==> fjord: inputs <==
// system_bus
module system_bus
	#(parameter DATA_WIDTH = 8, 
	parameter ADDR_WIDTH = 14, 
	parameter NO_OF_MASTER = 4, 
	parameter NO_OF_SLAVE = 8,
	parameter [NO_OF_SLAVE*ADDR_WIDTH-1:0] SLAVE_BASE_ADDR = {14'd10, 14'd20, 14'd30, 14'd40, 14'd50, 14'd60, 14'd70, 14'd80}, 
	parameter [NO_OF_SLAVE*ADDR_WIDTH-1:0] SLAVE_END_ADDR = {14'd19, 14'd29, 14'd39, 14'd49, 14'd59, 14'd69, 14'd79, 14'd89}
	) 
	(
	input clk,
	input reset_n,
	input [ADDR_WIDTH*NO_OF_MASTER-1:0]  addr_avm, 
	output [DATA_WIDTH*NO_OF_MASTER-1:0]  readdata_avm,
	input [DATA_WIDTH*NO_OF_MASTER-1:0]  writedata_avm, 
	input [NO_OF_MASTER-1:0]  readen_avm,
	input [NO_OF_MASTER-1:0]  writeen_avm,
	output [NO_OF_MASTER-1:0]  readvalid_avm,
	output [NO_OF_MASTER-1:0]  writevalid_avm,
	input [NO_OF_MASTER-1:0]  waitrequest_avm,
	input [4*NO_OF_MASTER-1:0]priority_no,
	output [ADDR_WIDTH*NO_OF_SLAVE-1:0]  addr_avs,
	input [DATA_WIDTH*NO_OF_SLAVE-1:0]  readdata_avs,
	output [DATA_WIDTH*NO_OF_SLAVE-1:0]  writedata_avs,
	output [NO_OF_SLAVE-1:0]  readen_avs,
	output [NO_OF_SLAVE-1:0]  writeen_avs,
	input [NO_OF_SLAVE-1:0]  readvalid_avs,
	input [NO_OF_SLAVE-1:0]  writevalid_avs,
	output reg [NO_OF_SLAVE-1:0]  waitrequest_avs
	);
export LEC_CHECK = 0
export ABC_AREA = 1
export CAP_MARGIN = 25
export CELL_PAD_IN_SITES_DETAIL_PLACEMENT = 1
export CELL_PAD_IN_SITES_GLOBAL_PLACEMENT = 1
export CORE_ASPECT_RATIO = 0.61
export CORE_MARGIN = 4
export CORE_UTILIZATION = 40
export MAX_ROUTING_LAYER = met4
export SLEW_MARGIN = 5
create_clock -name core_clock -period 8.98 [get_ports {clk}]
run.sh (not shown) runs the stock make flow with config.mk's settings and CLKGATE_MAP_FILE=.
==> quartz: changes against fjord <==
- ABC_AREA: 1 -> unset
- CAP_MARGIN: 25 -> 20
- CELL_PAD_IN_SITES_DETAIL_PLACEMENT: 1 -> unset
- CELL_PAD_IN_SITES_GLOBAL_PLACEMENT: 1 -> unset
- CORE_ASPECT_RATIO: 0.61 -> unset
- CORE_MARGIN: 4 -> 2
- CORE_UTILIZATION: 40 -> 57
- MAX_ROUTING_LAYER: met4 -> unset
- SLEW_MARGIN: 5 -> 20
==> flow/constraint.sdc (replaced) <==
create_clock -name core_clock -period 3.19 [get_ports {clk}]
set_input_delay 0.6380 -clock core_clock [delete_from_list [all_inputs] [get_ports {clk}]]
set_output_delay 0.6380 -clock core_clock [all_outputs]
set_load 0.01 [all_outputs]
==> notes <==
fjord completed without violations. quartz finished but fails on negative hold slack, negative setup slack.
Against fjord, the routed wire length of quartz is lower by 16%.
Of fjord and quartz, quartz has the higher global-route usage (gap 7.6 points).
Against quartz, the sequential power of fjord is smaller by about 70%.
Between fjord and quartz, the lower sequential share of layout area is in quartz (gap 1.8 points).
In fjord the cell count is higher than in quartz, by about 14%.

==> inputs of run a <==
system_bus again, from the RTL that the note above started with.
Settings: LEC_CHECK=0, ABC_AREA=1, CAP_MARGIN=15, CELL_PAD_IN_SITES_DETAIL_PLACEMENT=1, CELL_PAD_IN_SITES_GLOBAL_PLACEMENT=0, CORE_ASPECT_RATIO=0.61, CORE_MARGIN=4, CORE_UTILIZATION=40, GPL_TIMING_DRIVEN=1, MAX_ROUTING_LAYER=met4, MIN_ROUTING_LAYER=met2, SLEW_MARGIN=5; clock period 4.36 ns.
==> inputs of run b, as changes to run a <==
Settings changed: ABC_AREA 1 to not set, CAP_MARGIN 15 to 20, CELL_PAD_IN_SITES_DETAIL_PLACEMENT 1 to not set, CELL_PAD_IN_SITES_GLOBAL_PLACEMENT 0 to not set, CORE_ASPECT_RATIO 0.61 to not set, CORE_MARGIN 4 to 2, CORE_UTILIZATION 40 to 66, CTS_CLUSTER_SIZE set to 41, GPL_TIMING_DRIVEN 1 to not set, MAX_ROUTING_LAYER met4 to not set, MIN_ROUTING_LAYER met2 to not set, SETUP_SLACK_MARGIN set to -0.2, SLEW_MARGIN 5 to 20.
==> flow/constraint.sdc (replaced) <==
create_clock -name core_clock -period 3.0 [get_ports {clk}]
set_input_delay 0.6000 -clock core_clock [delete_from_list [all_inputs] [get_ports {clk}]]
set_output_delay 0.6000 -clock core_clock [all_outputs]
set_load 0.01 [all_outputs]
==> inputs of run c, as changes to run a <==
Settings changed: ABC_AREA 1 to not set, CAP_MARGIN 15 to 25, CELL_PAD_IN_SITES_DETAIL_PLACEMENT 1 to not set, CELL_PAD_IN_SITES_GLOBAL_PLACEMENT 0 to 3, CORE_ASPECT_RATIO 0.61 to not set, CORE_MARGIN 4 to 2, GPL_TIMING_DRIVEN 1 to not set, MAX_ROUTING_LAYER met4 to not set, MIN_ROUTING_LAYER met2 to not set.
==> flow/constraint.sdc (replaced) <==
create_clock -name core_clock -period 8.98 [get_ports {clk}]
set_input_delay 1.7960 -clock core_clock [delete_from_list [all_inputs] [get_ports {clk}]]
set_output_delay 1.7960 -clock core_clock [all_outputs]
set_load 0.01 [all_outputs]
==> comparison <==
- Run b did not get past 5_1_grt. Run c produced a clean layout. Run a failed in 5_1_grt.
- Between run a and run b, the lower area after synthesis is in run b (gap 6.2%, measured against run b).
- Synthesized cell count: run b is lower than run a (18%).
- Die size, lowest first: run b, run c, run a.
==> figures <==
Count of different cell masters after synthesis: run c 101; run a 64; run b 101
Post-detail-place hpwl: run c 73,200 um; run a 107,000 um; run b 81,600 um
Die y size: run c 286 um; run a 235 um; run b 224 um
Yosys-reported design area after synthesis: run c 31,900 um^2; run a 33,900 um^2; run b 31,900 um^2
Mean area per synthesized cell: run c 9.31 um^2; run a 8.16 um^2; run b 9.31 um^2
Total die size: run c 82,000 um^2; run a 89,500 um^2; run b 50,100 um^2
Status: run c no timing/DRC/antenna violations; run a did not finish; run b did not finish
Failing step: run c -; run a 5_1_grt; run b 5_1_grt
Cells after DPL: run c 4,754; run a 5,716; run b 4,695
Effective utilization at floorplan: run c 0.404; run a 0.403; run b 0.668
Setup fix buffers added after clock tree synthesis: run c 0; run a 0; run b 30
Area fraction in full adders, half adders and majority gates: run c 0.00628; run a 0.00591; run b 0.00628
Number of cells produced by synthesis: run c 3,423; run a 4,150; run b 3,423
Post-detailed-placement cell area: run c 37,100 um^2; run a 40,400 um^2; run b 39,600 um^2
Yosys simple share: run c 0.250; run a 0.263; run b 0.250
No activity file was given, so power comes from the tool's default toggle rates.
